## lane 1
==> flow/design.v (excerpt) <==
module mac(
input clk, 
input rstn, 
input vld_i, 
input [215:0] win, 
input [215:0] din,
output[ 20:0] acc_o, 
output        vld_o
);
wire[15:0] y00;
wire[15:0] y01;
wire[15:0] y02;
wire[15:0] y03;
wire[15:0] y04;
wire[15:0] y05;
wire[15:0] y06;
wire[15:0] y07;
wire[15:0] y08;
wire[15:0] y09;
wire[15:0] y10;
wire[15:0] y11;
wire[15:0] y12;
wire[15:0] y13;
wire[15:0] y14;
wire[15:0] y15;
wire[15:0] y16;
wire[15:0] y17;
wire[15:0] y18;
wire[15:0] y19;
wire[15:0] y20;
wire[15:0] y21;
wire[15:0] y22;
wire[15:0] y23;
wire[15:0] y24;
wire[15:0] y25;
wire[15:0] y26;
reg vld_i_d0, vld_i_d1, vld_i_d2, vld_i_d3, vld_i_d4;
mul u_mul_00(.clk(clk), .w(win[  7:  0]),.x(din[  7:  0]),.y(y00));
mul u_mul_01(.clk(clk), .w(win[ 15:  8]),.x(din[ 15:  8]),.y(y01));
mul u_mul_02(.clk(clk), .w(win[ 23: 16]),.x(din[ 23: 16]),.y(y02));
mul u_mul_03(.clk(clk), .w(win[ 31: 24]),.x(din[ 31: 24]),.y(y03));
mul u_mul_04(.clk(clk), .w(win[ 39: 32]),.x(din[ 39: 32]),.y(y04));
mul u_mul_05(.clk(clk), .w(win[ 47: 40]),.x(din[ 47: 40]),.y(y05));
mul u_mul_06(.clk(clk), .w(win[ 55: 48]),.x(din[ 55: 48]),.y(y06));
mul u_mul_07(.clk(clk), .w(win[ 63: 56]),.x(din[ 63: 56]),.y(y07));
mul u_mul_08(.clk(clk), .w(win[ 71: 64]),.x(din[ 71: 64]),.y(y08));
mul u_mul_09(.clk(clk), .w(win[ 79: 72]),.x(din[ 79: 72]),.y(y09));
mul u_mul_10(.clk(clk), .w(win[ 87: 80]),.x(din[ 87: 80]),.y(y10));
mul u_mul_11(.clk(clk), .w(win[ 95: 88]),.x(din[ 95: 88]),.y(y11));
mul u_mul_12(.clk(clk), .w(win[103: 96]),.x(din[103: 96]),.y(y12));
  ...
export LEC_CHECK = 0
export ABC_AREA = 1
export CAP_MARGIN = 35
export CELL_PAD_IN_SITES_DETAIL_PLACEMENT = 2
export CELL_PAD_IN_SITES_GLOBAL_PLACEMENT = 1
export CORE_MARGIN = 7
export CORE_UTILIZATION = 40
export GPL_TIMING_DRIVEN = 0
export MAX_ROUTING_LAYER = met4
export SETUP_SLACK_MARGIN = 0.53
export SLEW_MARGIN = 20
export TNS_END_PERCENT = 25
create_clock -name core_clock -period 6.0 [get_ports {clk}]
run.sh (not shown) runs the stock make flow with config.mk's settings and CLKGATE_MAP_FILE=.
#### Input delta (lane 2 over lane 1)
- CAP_MARGIN now 5, was 35
- GPL_TIMING_DRIVEN no longer set, was 0
- CORE_MARGIN now 5, was 7
- SETUP_SLACK_MARGIN no longer set, was 0.53
- CELL_PAD_IN_SITES_GLOBAL_PLACEMENT no longer set, was 1
==> comparison <==
As far as number of primary I/O pins goes, lane 2 and lane 1 are indistinguishable; the numbers are identical.
Reported for lane 1 and lane 2, number of flip-flops and latches in the synthesized netlist turned out identical to the last digit.
Delta (lane 2 minus lane 1): width of the die moved down, pre-CTS setup slack moved up, placer's final routability congestion estimate moved up, number of post-CTS setup repair buffers moved down.
Changes observed in lane 2 relative to lane 1: instance count after placement with tap cells included fell by 1.6%, sequential share of the synthesized area held, overall chip area decreased 1.2%, post-cts resize count lower.
Lane 2 never completed; the flow aborted with a tool error in 5_1_grt.
Relative to lane 2, the following input files were edited for lane 3:
- CORE_UTILIZATION changed from 40 to 52
- SETUP_SLACK_MARGIN newly set to 0.41
- CAP_MARGIN changed from 5 to 20
- CORE_MARGIN changed from 5 to 2
- ABC_AREA removed (was 1)
- TNS_END_PERCENT removed (was 25)
- the clock period (ns, I/O delays scaled along) changed from 6.0 to 3.99
## What came out
- No final results exist for lane 3, since it was stopped by error DPL-0033 during 3_5_place_dp.
- The share of async-settable or async-resettable flops after synthesis was comparable across lane 3 and lane 2.
- Of lane 3 and lane 2, lane 3 shows the higher count of distinct cell types in the synthesized netlist, with lane 2 below it.
- Of lane 3 and lane 2, the run reporting the higher post-synthesis chip area from yosys was lane 2.
- Total core area sits lower in lane 3 than in lane 2.
- Taking lane 3 over lane 2, the cell total in the yosys stat output ratio works out to 0.804.
- Compared to lane 2, lane 3 has area of the die about 28% lower.
- Re boundary pin count: no difference whatsoever between lane 3 and lane 2.

mac again, from the RTL that the note above started with.
Design mac, start of the top module:
module mac(
input clk, 
input rstn, 
input vld_i, 
input [215:0] win, 
input [215:0] din,
output[ 20:0] acc_o, 
output        vld_o
);
wire[15:0] y00;
wire[15:0] y01;
wire[15:0] y02;
wire[15:0] y03;
wire[15:0] y04;
wire[15:0] y05;
wire[15:0] y06;
wire[15:0] y07;
wire[15:0] y08;
wire[15:0] y09;
wire[15:0] y10;
wire[15:0] y11;
wire[15:0] y12;
wire[15:0] y13;
wire[15:0] y14;
wire[15:0] y15;
wire[15:0] y16;
wire[15:0] y17;
wire[15:0] y18;
wire[15:0] y19;
wire[15:0] y20;
wire[15:0] y21;
wire[15:0] y22;
wire[15:0] y23;
wire[15:0] y24;
wire[15:0] y25;
wire[15:0] y26;
reg vld_i_d0, vld_i_d1, vld_i_d2, vld_i_d3, vld_i_d4;
mul u_mul_00(.clk(clk), .w(win[  7:  0]),.x(din[  7:  0]),.y(y00));
mul u_mul_01(.clk(clk), .w(win[ 15:  8]),.x(din[ 15:  8]),.y(y01));
mul u_mul_02(.clk(clk), .w(win[ 23: 16]),.x(din[ 23: 16]),.y(y02));
mul u_mul_03(.clk(clk), .w(win[ 31: 24]),.x(din[ 31: 24]),.y(y03));
mul u_mul_04(.clk(clk), .w(win[ 39: 32]),.x(din[ 39: 32]),.y(y04));
mul u_mul_05(.clk(clk), .w(win[ 47: 40]),.x(din[ 47: 40]),.y(y05));
mul u_mul_06(.clk(clk), .w(win[ 55: 48]),.x(din[ 55: 48]),.y(y06));
mul u_mul_07(.clk(clk), .w(win[ 63: 56]),.x(din[ 63: 56]),.y(y07));
mul u_mul_08(.clk(clk), .w(win[ 71: 64]),.x(din[ 71: 64]),.y(y08));
mul u_mul_09(.clk(clk), .w(win[ 79: 72]),.x(din[ 79: 72]),.y(y09));
mul u_mul_10(.clk(clk), .w(win[ 87: 80]),.x(din[ 87: 80]),.y(y10));
mul u_mul_11(.clk(clk), .w(win[ 95: 88]),.x(din[ 95: 88]),.y(y11));
mul u_mul_12(.clk(clk), .w(win[103: 96]),.x(din[103: 96]),.y(y12));
mul u_mul_13(.clk(clk), .w(win[111:104]),.x(din[111:104]),.y(y13));
mul u_mul_14(.clk(clk), .w(win[119:112]),.x(din[119:112]),.y(y14));
mul u_mul_15(.clk(clk), .w(win[127:120]),.x(din[127:120]),.y(y15));
mul u_mul_16(.clk(clk), .w(win[135:128]),.x(din[135:128]),.y(y16));
mul u_mul_17(.clk(clk), .w(win[143:136]),.x(din[143:136]),.y(y17));
mul u_mul_18(.clk(clk), .w(win[151:144]),.x(din[151:144]),.y(y18));
mul u_mul_19(.clk(clk), .w(win[159:152]),.x(din[159:152]),.y(y19));
mul u_mul_20(.clk(clk), .w(win[167:160]),.x(din[167:160]),.y(y20));
  ...
make LEC_CHECK=0 CAP_MARGIN=10 CORE_MARGIN=2 CORE_UTILIZATION=72 CTS_CLUSTER_DIAMETER=29 CTS_CLUSTER_SIZE=43 SETUP_SLACK_MARGIN=-0.37 SLEW_MARGIN=20 finish   # period 4.56 ns
The first run finished but fails on negative setup slack.
Rerun with:
==> flow/config.mk (replaced) <==
export PLATFORM = sky130hd
export DESIGN_NAME = mac
export DESIGN_NICKNAME = mac
export VERILOG_FILES = /design/flow/design.v
export SDC_FILE = /design/flow/constraint.sdc
export NUM_CORES = 4
export LEC_CHECK = 0
export CAP_MARGIN = 20
export CORE_MARGIN = 2
export CORE_UTILIZATION = 66
export SETUP_SLACK_MARGIN = 0.85
export SLEW_MARGIN = 20
==> flow/constraint.sdc (replaced) <==
create_clock -name core_clock -period 5.09 [get_ports {clk}]
set_input_delay 1.0180 -clock core_clock [delete_from_list [all_inputs] [get_ports {clk}]]
set_output_delay 1.0180 -clock core_clock [all_outputs]
set_load 0.01 [all_outputs]
Now the flow finished with timing, DRC and antenna clean; final cell count came out lower by 4.6%; via count shrinks by about 7%; fmax came out higher by about 3.6%; worst setup slack is better by 0.71 ns; synthesized area stays the same; worst hold slack gets worse by 0.090 ns; die area increases by 9.0%; sequential share of layout area grows by 1.9 points.
Rerun with:
--- a/flow/config.mk
+++ b/flow/config.mk
@@ -9,4 +9,3 @@
 export CORE_MARGIN = 2
-export CORE_UTILIZATION = 66
-export SETUP_SLACK_MARGIN = 0.85
+export CORE_UTILIZATION = 40
 export SLEW_MARGIN = 20
==> flow/constraint.sdc (replaced) <==
create_clock -name core_clock -period 6.0 [get_ports {clk}]
set_input_delay 1.2000 -clock core_clock [delete_from_list [all_inputs] [get_ports {clk}]]
set_output_delay 1.2000 -clock core_clock [all_outputs]
set_load 0.01 [all_outputs]
Clock skew hardly moves.
Final area is lower by 1.8%.
Hold slack improved by 0.072 ns.
Wire length falls by 3.8%.
Utilization shrinks by 31 points.
Via count decreases by 5.4%.
Setup slack gets better by 0.48 ns.
Die size goes up by 64%.
Count of clock-buffer cells in the layout goes down by 1.
Critical path depth came out lower by 3.
Rerun with:
==> flow/constraint.sdc (replaced) <==
create_clock -name core_clock -period 5.52 [get_ports {clk}]
set_input_delay 1.1040 -clock core_clock [delete_from_list [all_inputs] [get_ports {clk}]]
set_output_delay 1.1040 -clock core_clock [all_outputs]
set_load 0.01 [all_outputs]
=> Die size does not change; critical path depth goes up by 2; first-iteration DRC count goes down by 2.4%; non-clock buffer count goes up by 50; core utilization goes up by 0.12 points.
